## CPU_6507
module CPU_6507(
	output [12:0] addr_bus,
	output reg [7:0] d_out,
	input [7:0] d_in,
	output reg wenb,
	input clk,
	input rstb,
	input rdy
);
For scale: roughly 2,100 cells after synthesis, about 100 flip-flops, ~33 I/O pins.
==> flow/config.mk <==
export PLATFORM = sky130hd
export DESIGN_NAME = CPU_6507
export DESIGN_NICKNAME = CPU_6507
export VERILOG_FILES = /design/flow/design.v
export SDC_FILE = /design/flow/constraint.sdc
export NUM_CORES = 4
export LEC_CHECK = 0
export ABC_AREA = 0
export CAP_MARGIN = 20
export CELL_PAD_IN_SITES_GLOBAL_PLACEMENT = 0
export CORE_MARGIN = 2
export CORE_UTILIZATION = 57
export CTS_CLUSTER_SIZE = 43
export MAX_ROUTING_LAYER = met4
export PLACE_DENSITY_LB_ADDON = 0.13
export SLEW_MARGIN = 25
export TNS_END_PERCENT = 65
==> flow/constraint.sdc <==
create_clock -name core_clock -period 7.79 [get_ports {clk}]
set_input_delay 1.5580 -clock core_clock [delete_from_list [all_inputs] [get_ports {clk}]]
set_output_delay 1.5580 -clock core_clock [all_outputs]
set_load 0.01 [all_outputs]
run.sh (not shown) runs the stock make flow with config.mk's settings and CLKGATE_MAP_FILE=.
Then changed:
--- a/flow/config.mk
+++ b/flow/config.mk
@@ -11,6 +11,6 @@
 export CORE_MARGIN = 2
-export CORE_UTILIZATION = 57
+export CORE_UTILIZATION = 65
+export CTS_CLUSTER_DIAMETER = 358
 export CTS_CLUSTER_SIZE = 43
 export MAX_ROUTING_LAYER = met4
-export PLACE_DENSITY_LB_ADDON = 0.13
 export SLEW_MARGIN = 25
After rerunning: The new run ran to the end with no violations; worst setup slack improved by 150 ps; synthesized area does not change; total power is about the same; core utilization climbs by 8.7 points; via count climbs by 1.1%.
Then changed:
==> flow/config.mk (replaced) <==
export PLATFORM = sky130hd
export DESIGN_NAME = CPU_6507
export DESIGN_NICKNAME = CPU_6507
export VERILOG_FILES = /design/flow/design.v
export SDC_FILE = /design/flow/constraint.sdc
export NUM_CORES = 4
export LEC_CHECK = 0
export ABC_AREA = 0
export CAP_MARGIN = 20
export CELL_PAD_IN_SITES_DETAIL_PLACEMENT = 2
export CELL_PAD_IN_SITES_GLOBAL_PLACEMENT = 3
export CORE_ASPECT_RATIO = 1.61
export CORE_MARGIN = 8
export CORE_UTILIZATION = 23
export CTS_CLUSTER_DIAMETER = 297
export CTS_CLUSTER_SIZE = 29
export GPL_ROUTABILITY_DRIVEN = 1
export GPL_TIMING_DRIVEN = 0
export HOLD_SLACK_MARGIN = 0.21
export MAX_ROUTING_LAYER = met4
export MIN_ROUTING_LAYER = met2
export PLACE_DENSITY = 0.37
export SETUP_SLACK_MARGIN = 0.99
export SLEW_MARGIN = 40
export TNS_END_PERCENT = 10
=>
- design area goes up by 16%
- maximum frequency climbs by 3.2%
- total power rose by 28%
- sequential share of layout area is lower by 2.0 points
- synthesized area does not change
- wire length increases by 88%
Then changed:
==> flow/config.mk (replaced) <==
export PLATFORM = sky130hd
export DESIGN_NAME = CPU_6507
export DESIGN_NICKNAME = CPU_6507
export VERILOG_FILES = /design/flow/design.v
export SDC_FILE = /design/flow/constraint.sdc
export NUM_CORES = 4
export LEC_CHECK = 0
export ABC_AREA = 0
export CAP_MARGIN = 20
export CELL_PAD_IN_SITES_DETAIL_PLACEMENT = 2
export CORE_MARGIN = 9
export CORE_UTILIZATION = 40
export HOLD_SLACK_MARGIN = 0.05
export MAX_ROUTING_LAYER = met4
export SLEW_MARGIN = 40
export TNS_END_PERCENT = 10
==> flow/constraint.sdc (replaced) <==
create_clock -name core_clock -period 9.0 [get_ports {clk}]
set_input_delay 1.8000 -clock core_clock [delete_from_list [all_inputs] [get_ports {clk}]]
set_output_delay 1.8000 -clock core_clock [all_outputs]
set_load 0.01 [all_outputs]
Outcome: Final area is lower by 13%. Total power is lower by about 27%. Core utilization is higher by 15 points. Register-to-register slack gains 780 ps. Final cell count is lower by about 18%. Routed wire length is lower by 30%. Clock-buffer cell count does not change.

job 6404:
CPU_6507 again, from the RTL that the note above started with.
==> flow/config.mk <==
export PLATFORM = sky130hd
export DESIGN_NAME = CPU_6507
export DESIGN_NICKNAME = CPU_6507
export VERILOG_FILES = /design/flow/design.v
export SDC_FILE = /design/flow/constraint.sdc
export NUM_CORES = 4
export LEC_CHECK = 0
export ABC_AREA = 0
export CAP_MARGIN = 30
export CELL_PAD_IN_SITES_DETAIL_PLACEMENT = 2
export CORE_ASPECT_RATIO = 1.44
export CORE_MARGIN = 9
export CORE_UTILIZATION = 40
export CTS_CLUSTER_DIAMETER = 352
export GPL_ROUTABILITY_DRIVEN = 0
export HOLD_SLACK_MARGIN = 0.05
export MAX_ROUTING_LAYER = met4
export SETUP_SLACK_MARGIN = 0.58
export SLEW_MARGIN = 40
export TNS_END_PERCENT = 10
==> flow/constraint.sdc <==
create_clock -name core_clock -period 6.53 [get_ports {clk}]
set_input_delay 1.3060 -clock core_clock [delete_from_list [all_inputs] [get_ports {clk}]]
set_output_delay 1.3060 -clock core_clock [all_outputs]
set_load 0.01 [all_outputs]
Job 6404 did not finish; a tool error ended it in global routing.
For job 9901, these inputs were changed with respect to job 6404:
- a deleted MAX_ROUTING_LAYER that had been met4
- a deleted SETUP_SLACK_MARGIN that had been 0.58
- a deleted GPL_ROUTABILITY_DRIVEN that had been 0
- a deleted CTS_CLUSTER_DIAMETER that had been 352
- a change of CAP_MARGIN from 30 to 20
- a change of CORE_UTILIZATION from 40 to 68
- a deleted CORE_ASPECT_RATIO that had been 1.44
- a deleted HOLD_SLACK_MARGIN that had been 0.05
- a deleted TNS_END_PERCENT that had been 10
- a change of SLEW_MARGIN from 40 to 20
- a change of CORE_MARGIN from 9 to 2
- a deleted ABC_AREA that had been 0
- a deleted CELL_PAD_IN_SITES_DETAIL_PLACEMENT that had been 2
- a change of the clock period (ns, I/O delays scaled along) from 6.53 to 14.3
==> results <==
- Job 6404 -> job 9901: number of flip-flops and latches in the synthesized netlist delta 0, exact match
- Measured against each other, job 9901 and job 6404 differ in die size, the lower figure coming from job 9901.
- Number of placed instances, taps included went down by more than 10% going from job 6404 to job 9901.
- Job 9901 went all the way through the flow, and no timing, DRC or antenna check failed.
- In the summary table, job 6404 is marked failed, with error GRT-0116 raised in global routing.
- Job 9901 ended up with a lower site row count than job 6404 did.
- In terms of total clock buffers created by CTS, job 6404 and job 9901 differ only marginally.
- Delta (job 9901 minus job 6404): count of instances resized after the clock tree is built fell by 100, core area fell by 41%, synthesized area stayed essentially flat, effective utilization at floorplan rose by 29 points.
- Worst setup timing slack at the placement stage (lower): job 6404
### job 9901 -> job 4795
- swapping 68 for 32 in CORE_UTILIZATION
- swapping 14.3 for 8.2 in the clock period (ns, I/O delays scaled along)
[summary]
Power: job 4795 draws more than job 9901
Re worst setup slack: job 4795 is 4060 ps down on job 9901.
Job 4795: area share of buffers outside the clock network 1.2 points above job 9901
Job 4795 against job 9901: sequential share of layout area saw a decrease; power in the clock group rose 68%.
In the reports for job 9901 and job 4795, the larger total wire length belongs to job 4795.
Compared with job 9901, job 4795 shows initial DRC count that has gone down by more than 10%.
Sort job 9901 and job 4795 by width of the die, ascending, and job 9901 comes first.
Relative to job 9901, non-clock buffer count increased by 30 in job 4795.
Here is what was changed in the inputs of job 9836 compared with job 4795.
- CORE_UTILIZATION: 32 -> 64
- SETUP_SLACK_MARGIN: unset -> 1.95
- the clock period (ns, I/O delays scaled along): 8.2 -> 6.74
==> results <==
Higher area growth from synthesis to layout among job 4795 and job 9836: job 9836. In job 9836 relative to job 4795, via-per-instance ratio had gone up by more than 10%. Top fanout value on the critical path, job 4795 and job 9836, lower one = job 9836. Measured against job 9836, the post-layout total power of job 4795 comes out at 0.70 times the reference value. Job 4795 has lower detailed-routing iteration count for the pre-antenna-repair pass than job 9836. Re share of power burned in combinational logic: job 9836 is 4.5 points up on job 4795. Share of the cycle needed by the critical path after routing sits lower in job 9836 than in job 4795.
Power figures rest on the tool's default switching activity, not on a simulated workload.
